// design_5
module design_5 #(parameter width = 8, parameter cwidth =4)(
  input [width-1:0] OPA, OPB,
  input CLK, RST, CE, MODE, CIN,
  input [1:0] INP_VALID,
  input [cwidth-1:0] CMD,
  output reg [2*width:0] RES,
  output reg OFLOW,
  output reg COUT,
  output reg G,
  output reg L,
  output reg E,
  output reg ERR
);
Settings: LEC_CHECK=0, CAP_MARGIN=20, CELL_PAD_IN_SITES_DETAIL_PLACEMENT=0, CORE_MARGIN=2, CORE_UTILIZATION=66, CTS_CLUSTER_DIAMETER=31, GPL_ROUTABILITY_DRIVEN=1, GPL_TIMING_DRIVEN=1, HOLD_SLACK_MARGIN=-0.08, MAX_ROUTING_LAYER=met5, SETUP_SLACK_MARGIN=-0.12, SLEW_MARGIN=40, TNS_END_PERCENT=80; clock period 5.81 ns.
run.sh (not shown) runs the stock make flow with config.mk's settings and CLKGATE_MAP_FILE=.
The baseline completed, yet does not pass: negative setup slack.
Next try:
CELL_PAD_IN_SITES_DETAIL_PLACEMENT = default   (was 0)
CTS_CLUSTER_DIAMETER = default   (was 31)
GPL_ROUTABILITY_DRIVEN = default   (was 1)
GPL_TIMING_DRIVEN = default   (was 1)
HOLD_SLACK_MARGIN = -0.09   (was -0.08)
MAX_ROUTING_LAYER = default   (was met5)
SETUP_SLACK_MARGIN = default   (was -0.12)
SLEW_MARGIN = 20   (was 40)
TNS_END_PERCENT = default   (was 80)
clock period = 5.97 ns   (was 5.81 ns; I/O delays follow)
Outcome: This time the run completed, yet does not pass: max-capacitance violations, max-slew violations, negative setup slack. Wire length came out higher by 1.1%. Combinational power came out lower by about 6%. Global-route usage came out higher by 0.46 points. Sequential power came out lower by about 3%. Via count came out higher by about 1.1%.
Next try:
CORE_UTILIZATION = 59   (was 66)
HOLD_SLACK_MARGIN = default   (was -0.09)
clock period = 4.2 ns   (was 5.97 ns; I/O delays follow)
With this change the flow finished but failed the layout checks on negative setup slack.
Design area rose by a little under a tenth.
Count of clock-buffer cells in the layout is unchanged.
Combinational power rose by well over a third.
Non-clock buffer count rose by 104.
Hold slack loses 0.015 ns.
Wire length fell by a few percent.
Total power rose by well over a third.
Utilization fell by 3.9 points.
Global-route usage fell by 3.8 points.
First-iteration DRC count fell by a quarter to a third.
Next try:
CORE_UTILIZATION = 16   (was 59)
clock period = 10.8 ns   (was 4.2 ns; I/O delays follow)
Effect: The changed run completed with no timing, DRC or antenna violations; hold slack gets better by 0.0053 ns; worst setup slack gets better by 3.9 ns; via count falls by about a fifth; routed wire length falls by about a fifth; synthesized area does not change; flip-flop count is unchanged.

* * *

The RTL this note starts from:
==> flow/design.v <==
module design_5 #(parameter width = 8, parameter cwidth =4)(
  input [width-1:0] OPA, OPB,
  input CLK, RST, CE, MODE, CIN,
  input [1:0] INP_VALID,
  input [cwidth-1:0] CMD,
  output reg [2*width:0] RES,
  output reg OFLOW,
  output reg COUT,
  output reg G,
  output reg L,
  output reg E,
  output reg ERR
);
reg [2*width:0] temp;
reg [2*width:0] next_RES;
reg next_COUT, next_OFLOW, next_G, next_L, next_E, next_ERR;
localparam CMD_ADD = 4'b0000;
localparam CMD_SUB = 4'b0001;
localparam CMD_ADD_CIN = 4'b0010;
localparam CMD_SUB_CIN = 4'b0011;
localparam CMD_EGL = 4'b1000;
localparam CMD_INC_MUL = 4'b1001;
localparam CMD_SHIFT_MUL = 4'b1010;
localparam CMD_SI_UNSI_ADD = 4'b1011;
localparam CMD_SI_UNSI_SUB = 4'b1100;
localparam CMD_INC_A = 4'b0100;
localparam CMD_DEC_A = 4'b0101;
localparam CMD_INC_B = 4'b0110;
localparam CMD_DEC_B = 4'b0111;
localparam CMD_AND = 4'b0000;
localparam CMD_NAND = 4'b0001;
localparam CMD_OR = 4'b0010;
localparam CMD_NOR = 4'b0011;
localparam CMD_XOR = 4'b0100;
localparam CMD_XNOR = 4'b0101;
localparam CMD_ROL_A_B = 4'b1100;
localparam CMD_ROR_A_B = 4'b1101;
localparam CMD_NOT_A = 4'b0110;
localparam CMD_SHR1_A = 4'b1000;
localparam CMD_SHLI_A = 4'b1001;
localparam CMD_NOT_B = 4'b0111;
localparam CMD_SHR1_B = 4'b1010;
localparam CMD_SHL1_B = 4'b1011;
wire [2:0] amount;
assign amount = OPB[2:0];
always@(posedge CLK or posedge RST)
begin
    if(RST)begin
        next_RES <= 'b0;
        next_COUT <= 1'b0;
        next_OFLOW <= 1'b0;
        next_G <= 1'b0;
        next_E <= 1'b0;
        next_L <= 1'b0;
        next_ERR <= 1'b0;
    end
    else if(CE)
    begin
        if(INP_VALID == 2'b00)
        begin
            next_RES <= 'b0;
            next_COUT <= 1'b0;
            next_OFLOW <= 1'b0;
            next_G <= 1'b0;
            next_E <= 1'b0;
            next_L <= 1'b0;
            next_ERR <= 1'b0;
        end
        else if(INP_VALID ==2'b11)
        begin
            next_RES <= 'b0;
            next_COUT <= 1'b0;
            next_OFLOW <= 1'b0;
            next_G <= 1'b0;
            next_E <= 1'b0;
            next_L <= 1'b0;
            next_ERR <= 1'b0;
            if(MODE)begin
                case(CMD)
                    CMD_ADD:
                    begin
                        temp = OPA + OPB;
                        next_RES <= temp;
                        next_COUT <= temp[width];
                    end
                    CMD_SUB:
                    begin
                        next_OFLOW <= (OPA<OPB)?1'b1:1'b0;
                        next_RES <= OPA-OPB;
                    end
                    CMD_ADD_CIN:
                    begin
                        temp = OPA + OPB + CIN;
                        next_RES <= temp;
                        next_COUT <= temp[width];
                    end
                    CMD_SUB_CIN:
                    begin
                        next_OFLOW <= (OPA<OPB)?1'b1:1'b0;
                        next_RES <= OPA-OPB-CIN;
                    end
                    CMD_EGL:
                    begin
                        next_RES <= 'b0;
                        if(OPA==OPB)
                        begin
                            next_E <= 1'b1;
                            next_G <= 1'b0;
                            next_L <= 1'b0;
                        end
                        else if(OPA>OPB)
                        begin
                            next_E <= 1'b0;
                            next_G <= 1'b1;
                            next_L <= 1'b0;
                        end
                        else
                        begin
                            next_E <= 1'b0;
                            next_G <= 1'b0;
                            next_L <= 1'b1;
                        end
                    end
                    CMD_INC_MUL:
                    begin
                        temp = (OPA+1) * (OPB+1);
                        next_RES <= temp;
                        next_COUT <= temp[2*width];
                    end
                    CMD_SHIFT_MUL:
                    begin
                        temp =(OPA<<1)*OPB;
                        next_RES <= temp;
                        next_COUT <= temp[2*width];
                    end
                    CMD_SI_UNSI_ADD:
                    begin
                        temp = $signed(OPA) + $signed(OPB);
                        next_RES <= temp;
                        next_COUT <= temp[width];
                        next_OFLOW <= ((OPA[width-1] == OPB[width-1]) && (temp[width-1] != OPA[width-1])) ? 1'b1 : 1'b0;
                        if($signed(OPA)==$signed(OPB))
                        begin
                            next_E <= 1'b1;
                            next_G <= 1'b0;
                            next_L <= 1'b0;
                        end
                        else if($signed(OPA)>$signed(OPB))
                        begin
                            next_E <= 1'b0;
                            next_G <= 1'b1;
                            next_L <= 1'b0;
                        end
                        else
                        begin
                            next_E <= 1'b0;
                            next_G <= 1'b0;
                            next_L <= 1'b1;
                        end
                    end
                    CMD_SI_UNSI_SUB:
                    begin
                        temp = $signed(OPA) - $signed(OPB);
                        next_RES<= temp;
                        next_COUT <= temp[width];
                       next_OFLOW <= ((OPA[width-1] != OPB[width-1]) && (temp[width-1] != OPA[width-1])) ? 1'b1 : 1'b0;
                        if($signed(OPA) == $signed(OPB))
                        begin
                            next_E <= 1'b1;
                            next_G <= 1'b0;
                            next_L <= 1'b0;
                        end
                        else if($signed(OPA) > $signed(OPB))
                        begin
                            next_E <= 1'b0;
                            next_G <= 1'b1;
                            next_L <= 1'b0;
                        end
                        else
                        begin
                            next_E <= 1'b0;
                            next_G <= 1'b0;
                            next_L <= 1'b1;
                        end
                    end
                    default:
                    begin
                        next_RES <= 'b0;
                        next_COUT <= 1'b0;
                        next_OFLOW <= 1'b0;
                        next_G <= 1'b0;
                        next_E <= 1'b0;
                        next_L <= 1'b0;
                        next_ERR <= 1'b0;
                    end
                endcase
            end
            else begin
                case(CMD)
                    CMD_AND:next_RES <= {{width*2-(width-1){1'b0}},OPA&OPB};
                    CMD_NAND:next_RES <= {{width*2-(width-1){1'b0}},~(OPA&OPB)};
                    CMD_OR:next_RES <= {{width*2-(width-1){1'b0}},OPA|OPB};
                    CMD_NOR:next_RES <= {{width*2-(width-1){1'b0}},~(OPA|OPB)};
                    CMD_XOR:next_RES <= {{width*2-(width-1){1'b0}},OPA^OPB};
                    CMD_XNOR:next_RES <= {{width*2-(width-1){1'b0}},~(OPA^OPB)};
                    CMD_ROL_A_B:
                    begin
                        if (amount == 0)
                            next_RES <= {{width*2-(width-1){1'b0}}, OPA};
                        else
                            next_RES <= {{width*2-(width){1'b0}}, (OPA << amount) | (OPA >> (width - amount))};
                        next_ERR <= (width > 3 && |OPB[width-1:3]) ? 1'b1 : 1'b0;
                    end
                    CMD_ROR_A_B:
                    begin
                        if (amount == 0)
                            next_RES <= {{width*2-(width-1){1'b0}}, OPA};
                        else
                            next_RES <= {{width*2-(width-1){1'b0}}, (OPA >> amount) | (OPA << (width - amount))};
                        next_ERR <= (width > 3 && |OPB[width-1:3]) ? 1'b1 : 1'b0;
                    end
                    default:
                    begin
                        next_RES <='b0;
                        next_COUT <= 1'b0;
                        next_OFLOW <= 1'b0;
                        next_G <= 1'b0;
                        next_E <= 1'b0;
                        next_L <= 1'b0;
                        next_ERR <= 1'b0;
                    end
                endcase
            end
        end
        else if(INP_VALID == 2'b01)
        begin
            next_RES <=  'b0;
            next_COUT <= 1'b0;
            next_OFLOW <= 1'b0;
            next_G <= 1'b0;
            next_E <= 1'b0;
            next_L <= 1'b0;
            next_ERR <= 1'b0;
            if(MODE)begin
                case(CMD)
                    CMD_INC_A:next_RES <= OPA+1;
                    CMD_DEC_A:next_RES <= OPA-1;
                    default:
                    begin
                        next_RES <= 'b0;
                        next_COUT <= 1'b0;
                        next_OFLOW <= 1'b0;
                        next_G <= 1'b0;
                        next_E <= 1'b0;
                        next_L <= 1'b0;
                        next_ERR <= 1'b0;
                    end
                endcase
            end
            else begin
                case(CMD)
                    CMD_NOT_A:next_RES <= {{width*2-(width-1){1'b0}},~OPA};
                    CMD_SHR1_A:next_RES <= {{width*2-(width-1){1'b0}},OPA>>1};
                    CMD_SHLI_A:next_RES <= {{width*2-(width-1){1'b0}},OPA<<1};
                    default:
                    begin
                        next_RES <= 'b0;
                        next_COUT <= 1'b0;
                        next_OFLOW <= 1'b0;
                        next_G <= 1'b0;
                        next_E <= 1'b0;
                        next_L <= 1'b0;
                        next_ERR <= 1'b0;
                    end
                endcase
            end
        end
        else if(INP_VALID == 2'b10)
            begin
                next_RES <= 'b0;
                next_COUT <= 1'b0;
                next_OFLOW <= 1'b0;
                next_G <= 1'b0;
                next_E <= 1'b0;
                next_L <= 1'b0;
                next_ERR <= 1'b0;
                if(MODE) begin
                    case(CMD)
                        CMD_INC_B: next_RES <= OPB + 1;
                        CMD_DEC_B: next_RES <= OPB - 1;
                        default:
                        begin
                            next_RES <= 'b0;
                            next_COUT <= 1'b0;
                            next_OFLOW <= 1'b0;
                            next_G <= 1'b0;
                            next_E <= 1'b0;
                            next_L <= 1'b0;
                            next_ERR <= 1'b0;
                        end
                    endcase
                end
                else begin
                    case(CMD)
                        CMD_NOT_B:next_RES <= {{width*2-(width-1){1'b0}},~OPB};
                        CMD_SHR1_B:next_RES <= {{width*2-(width-1){1'b0}},OPB>>1};
                        CMD_SHL1_B:next_RES <= {{width*2-(width-1){1'b0}},OPB<<1};
                        default:
                        begin
                            next_RES <= 'b0;
                            next_COUT <= 1'b0;
                            next_OFLOW <= 1'b0;
                            next_G <= 1'b0;
                            next_E <= 1'b0;
                            next_L <= 1'b0;
                            next_ERR <= 1'b0;
                        end
                    endcase
                end
        end
    end
end
always @(posedge CLK or posedge RST) begin
    if(RST) begin
        RES <= 'b0;
        COUT <= 1'b0;
        OFLOW <= 1'b0;
        G <= 1'b0;
        E <= 1'b0;
        L <= 1'b0;
        ERR <= 1'b0;
    end else if (CE) begin
        RES <= next_RES;
        COUT <= next_COUT;
        OFLOW <= next_OFLOW;
        G <= next_G;
        L <= next_L;
        E <= next_E;
        ERR <= next_ERR;
    end
end
endmodule
Settings: LEC_CHECK=0, ABC_AREA=1, CAP_MARGIN=20, CORE_MARGIN=2, CORE_UTILIZATION=72, PLACE_DENSITY=0.39, SLEW_MARGIN=20; clock period 5.47 ns.
The starting point did not get past 5_1_grt (GRT-0232).
Edit:
Settings changed: ABC_AREA 1 to default, CORE_UTILIZATION 72 to 40, PLACE_DENSITY 0.39 to default.
Clock period 5.47 ns to 7.57 ns, I/O delays scaled along.
Now the flow went through all stages and came out clean.
Synthesized area goes up slightly.
Die size goes up by well over a third.
Synthesized cell count goes down by about a fifth.
No activity file was given, so power comes from the tool's default toggle rates.
